==> flow/design.v (excerpt) <==
module calculator(
	input newkey,
	input [4:0] keycode,
	input clk,
	input rst,
	output reg [19:0] x,
	output reg led							 
	);
Size: ~2500 cells after synthesis, ~29 I/O pins, roughly 17000 um2 of cells after synthesis.
make LEC_CHECK=0 ABC_AREA=1 CAP_MARGIN=20 CELL_PAD_IN_SITES_GLOBAL_PLACEMENT=3 CORE_MARGIN=2 CORE_UTILIZATION=29 CTS_CLUSTER_DIAMETER=307 CTS_CLUSTER_SIZE=98 HOLD_SLACK_MARGIN=-0.07 PLACE_DENSITY_LB_ADDON=0.05 SLEW_MARGIN=20 TNS_END_PERCENT=15 finish   # period 10.0 ns
run.sh (not shown) runs the stock make flow with config.mk's settings and CLKGATE_MAP_FILE=.
==> next run, changes <==
- ABC_AREA: 1 -> not set
- CELL_PAD_IN_SITES_GLOBAL_PLACEMENT: 3 -> not set
- CORE_UTILIZATION: 29 -> 65
- CTS_CLUSTER_DIAMETER: 307 -> not set
- CTS_CLUSTER_SIZE: 98 -> not set
- HOLD_SLACK_MARGIN: -0.07 -> not set
- PLACE_DENSITY_LB_ADDON: 0.05 -> not set
- TNS_END_PERCENT: 15 -> not set
- clock period: 10.0 -> 8.22 ns (I/O delays scaled with it)
Register-to-register slack loses 2.2 ns.
Critical path depth drops by 11.
Global-route usage climbs by 16 points.
Core utilization climbs by 37 points.
Power climbs by 0.96%.
First-iteration DRC count climbs by 42%.
Flip-flop count stays the same.
Area after synthesis drops by 5.8%.
Die size drops by 57%.
==> next run, changes <==
- CORE_UTILIZATION: 65 -> 40
- clock period: 8.22 -> 10.0 ns (I/O delays scaled with it)
Result:
- The new run passed the timing, DRC and antenna checks
- final area rose slightly
- power drops by about a fifth
- worst hold slack is worse by 0.17 ns
- routed wire length rises by a few percent
- utilization fell by 26 points
- critical path depth grows by 2
- sequential cell count stays the same
- clock power goes down by roughly a tenth
- clock-buffer cell count stays the same
==> next run, changes <==
- ABC_AREA: not set -> 1
- CTS_CLUSTER_DIAMETER: not set -> 203
- CTS_CLUSTER_SIZE: not set -> 98
- HOLD_SLACK_MARGIN: not set -> -0.07
- PLACE_DENSITY: not set -> 0.35
Clock power drops by a few percent. Clock-buffer cell count drops by 1. Setup slack improves by 0.52 ns. Hold slack degrades by 0.034 ns. Area after synthesis climbs by a few percent.
==> next run, changes <==
- ABC_AREA: 1 -> not set
- CORE_UTILIZATION: 40 -> 59
- CTS_CLUSTER_DIAMETER: 203 -> not set
- CTS_CLUSTER_SIZE: 98 -> not set
- HOLD_SLACK_MARGIN: -0.07 -> not set
- PLACE_DENSITY: 0.35 -> not set
- clock period: 10.0 -> 7.87 ns (I/O delays scaled with it)
Power grows by 11%. Routed wire length falls by 17%. Synthesized area falls by 5.8%. Die area goes down by 35%.
==> next run, changes <==
- CORE_UTILIZATION: 59 -> 40
After rerunning: The new run passed the timing, DRC and antenna checks; worst setup slack is worse by 0.090 ns; register-to-register slack is worse by 0.09 ns; clock power rose by a quarter to a third; maximum frequency shrinks slightly; routed wire length shrinks slightly.

* * *

== the reference run ==
Starting RTL as in the previous note.
==> flow/config.mk <==
export PLATFORM = sky130hd
export DESIGN_NAME = calculator
export DESIGN_NICKNAME = calculator
export VERILOG_FILES = /design/flow/design.v
export SDC_FILE = /design/flow/constraint.sdc
export NUM_CORES = 4
export LEC_CHECK = 0
export CAP_MARGIN = 20
export CORE_ASPECT_RATIO = 1.42
export CORE_MARGIN = 2
export CORE_UTILIZATION = 36
export CTS_CLUSTER_DIAMETER = 333
export HOLD_SLACK_MARGIN = 0.12
export MAX_ROUTING_LAYER = met4
export MIN_ROUTING_LAYER = met1
export SETUP_SLACK_MARGIN = 3.1
export SLEW_MARGIN = 15
export TNS_END_PERCENT = 40
==> flow/constraint.sdc <==
create_clock -name core_clock -period 13.3 [get_ports {clk}]
set_input_delay 2.6600 -clock core_clock [delete_from_list [all_inputs] [get_ports {clk}]]
set_output_delay 2.6600 -clock core_clock [all_outputs]
set_load 0.01 [all_outputs]
The reference run was carried through to the last stage, and its layout satisfied the timing, DRC and antenna checks.
> inputs changed (the reference run -> the trial run)
- CTS_CLUSTER_SIZE: unset -> 98
- CORE_ASPECT_RATIO: 1.42 -> 0.5
- ABC_AREA: unset -> 1
- PLACE_DENSITY: unset -> 0.35
- CORE_UTILIZATION: 36 -> 63
--- outcome ---
- The trial run vs the reference run on hold-critical path depth: the trial run is the higher one.
- The trial run against the reference run; area after synthesis is up by a few percent.
- met1 usage ended up 31 points higher on the trial run than on the reference run.
- Where worst setup slack after layout is concerned, the reference run is outperformed by the trial run.
- Re pin count of the biggest net entering global routing: the trial run is 8 down on the reference run.
- The trial run against the reference run; number of cells in the design after placement is up by more than 10%.
- From the reference run to the trial run the numbers moved as follows: count of sequential standard cells held, wire length went up 2.2%.
- The reference run → the trial run: mean routed wirelength per cell -about 12%, internal power component increased by 0.000020 W relative to the old numbers.

* * *

## exp/amber
calculator again, from the RTL that the note above started with.
make LEC_CHECK=0 CAP_MARGIN=10 CELL_PAD_IN_SITES_DETAIL_PLACEMENT=2 CELL_PAD_IN_SITES_GLOBAL_PLACEMENT=3 CORE_ASPECT_RATIO=1.42 CORE_MARGIN=6 CORE_UTILIZATION=33 CTS_CLUSTER_DIAMETER=45 CTS_CLUSTER_SIZE=31 GPL_ROUTABILITY_DRIVEN=1 GPL_TIMING_DRIVEN=0 HOLD_SLACK_MARGIN=0.12 MAX_ROUTING_LAYER=met5 MIN_ROUTING_LAYER=met1 PLACE_DENSITY=0.69 SETUP_SLACK_MARGIN=3.13 SLEW_MARGIN=15 TNS_END_PERCENT=95 finish   # period 13.3 ns
The following lists how exp/fjord was set up differently from exp/amber:
Settings: CELL_PAD_IN_SITES_GLOBAL_PLACEMENT removed (was 3); SETUP_SLACK_MARGIN changed from 3.13 to 3.1; PLACE_DENSITY changed from 0.69 to 0.55; TNS_END_PERCENT changed from 95 to 40; CORE_UTILIZATION changed from 33 to 63; MAX_ROUTING_LAYER changed from met5 to met4; CAP_MARGIN changed from 10 to 20; GPL_TIMING_DRIVEN removed (was 0); GPL_ROUTABILITY_DRIVEN removed (was 1); CTS_CLUSTER_DIAMETER changed from 45 to 333; CORE_MARGIN changed from 6 to 2; CELL_PAD_IN_SITES_DETAIL_PLACEMENT removed (was 2); CTS_CLUSTER_SIZE changed from 31 to 98.
On detailed placement HPWL, exp/fjord does better than exp/amber. Summary: with exp/amber as the reference, power density over cell area in exp/fjord moved down by a few percent. Of exp/fjord and exp/amber, it is exp/fjord that has the lower period utilization. exp/amber has a higher clock-pin slew reported for the worst setup and hold paths after clock tree synthesis than exp/fjord. exp/fjord vs. exp/amber: register share of the cell area increased by 0.15 points relative to the old numbers; via count -2.6%.
Setup changes, exp/fjord to exp/juniper
Settings: swapping 0.55 for 0.8 in PLACE_DENSITY; putting ABC_AREA at 1 where nothing was set; swapping 63 for 42 in CORE_UTILIZATION.
==> comparison <==
Having completed the whole flow, exp/juniper delivered a layout that passed the timing, DRC and antenna checks.
Of exp/juniper and exp/fjord, the higher final total power belongs to exp/juniper.
In the reports for exp/juniper and exp/fjord, the larger fraction of cell area in non-clock buffers belongs to exp/fjord.
Compared with exp/fjord, exp/juniper shows area of the multi-input gates lower by 2.1%.
Modified inputs, exp/maple compared to exp/juniper
Settings: swapping 3.1 for -0.32 in SETUP_SLACK_MARGIN; clearing PLACE_DENSITY, which used to be 0.8; swapping 42 for 72 in CORE_UTILIZATION; swapping 40 for 100 in TNS_END_PERCENT; clearing CTS_CLUSTER_SIZE, which used to be 98.
[summary]
From exp/juniper to exp/maple the numbers moved as follows: share of cell area taken by multi-input logic gates shows an increase of 1.2 points; async set or reset register ratio after synthesis shows no meaningful change; number of enable-type register cells in the synthesized netlist shows no meaningful change.
Achievable frequency was lower in the run labelled exp/maple.
exp/maple vs. exp/juniper: area growth from synthesis to layout lost 1.6 points; endpoint required time on the critical path shrank by 0.02 ns.
Summary of exp/maple over exp/juniper: area of the die lower; total routed wirelength higher; met1 demand-to-capacity share in global routing higher.
Non-clock buffer count: exp/maple vs exp/juniper down about 3.6%
Lower critical path data arrival time goes to exp/juniper over exp/maple.
Modified inputs, exp/umber compared to exp/maple
Settings: setting GPL_ROUTABILITY_DRIVEN to 0 for the first time; setting CTS_CLUSTER_SIZE to 75 for the first time; changing TNS_END_PERCENT from 100 to 5.
--- outcome ---
- exp/umber: PASS, flow complete, no timing, DRC or antenna violations
- Status: clock tree buffer count of the final layout parity (exp/maple, exp/umber)
- Delta (exp/umber minus exp/maple): net switching fraction of the power climbed 2.6 points; post-detailed-routing wire length dropped about 2.3%; post-cts hold buffer count barely changed; met2 track demand over resource dropped 2.1 points.
- exp/maple consumes more power than exp/umber.
- | routed length on met1 | lower: exp/maple |
- exp/maple → exp/umber: cell count after placement about even; cell count of the worst reg-to-reg path rose 3.
The inputs of exp/tundra differ from those of exp/umber as listed below.
Settings: TNS_END_PERCENT now 40, was 5; GPL_ROUTABILITY_DRIVEN no longer set, was 0; HOLD_SLACK_MARGIN now -0.09, was 0.12; ABC_AREA no longer set, was 1; SETUP_SLACK_MARGIN now 1.23, was -0.32; CTS_CLUSTER_SIZE no longer set, was 75; CORE_UTILIZATION now 66, was 72; the clock period (ns, I/O delays scaled along) now 7.13, was 13.3.
Results
- exp/tundra went all the way through the flow, and no timing, DRC or antenna check failed.
- Changes observed in exp/tundra relative to exp/umber: count of non-filler cells in the finished layout -495, core utilization -0.39 points, total standard cell area after synthesis -about 6%.
No activity file was given, so power comes from the tool's default toggle rates.
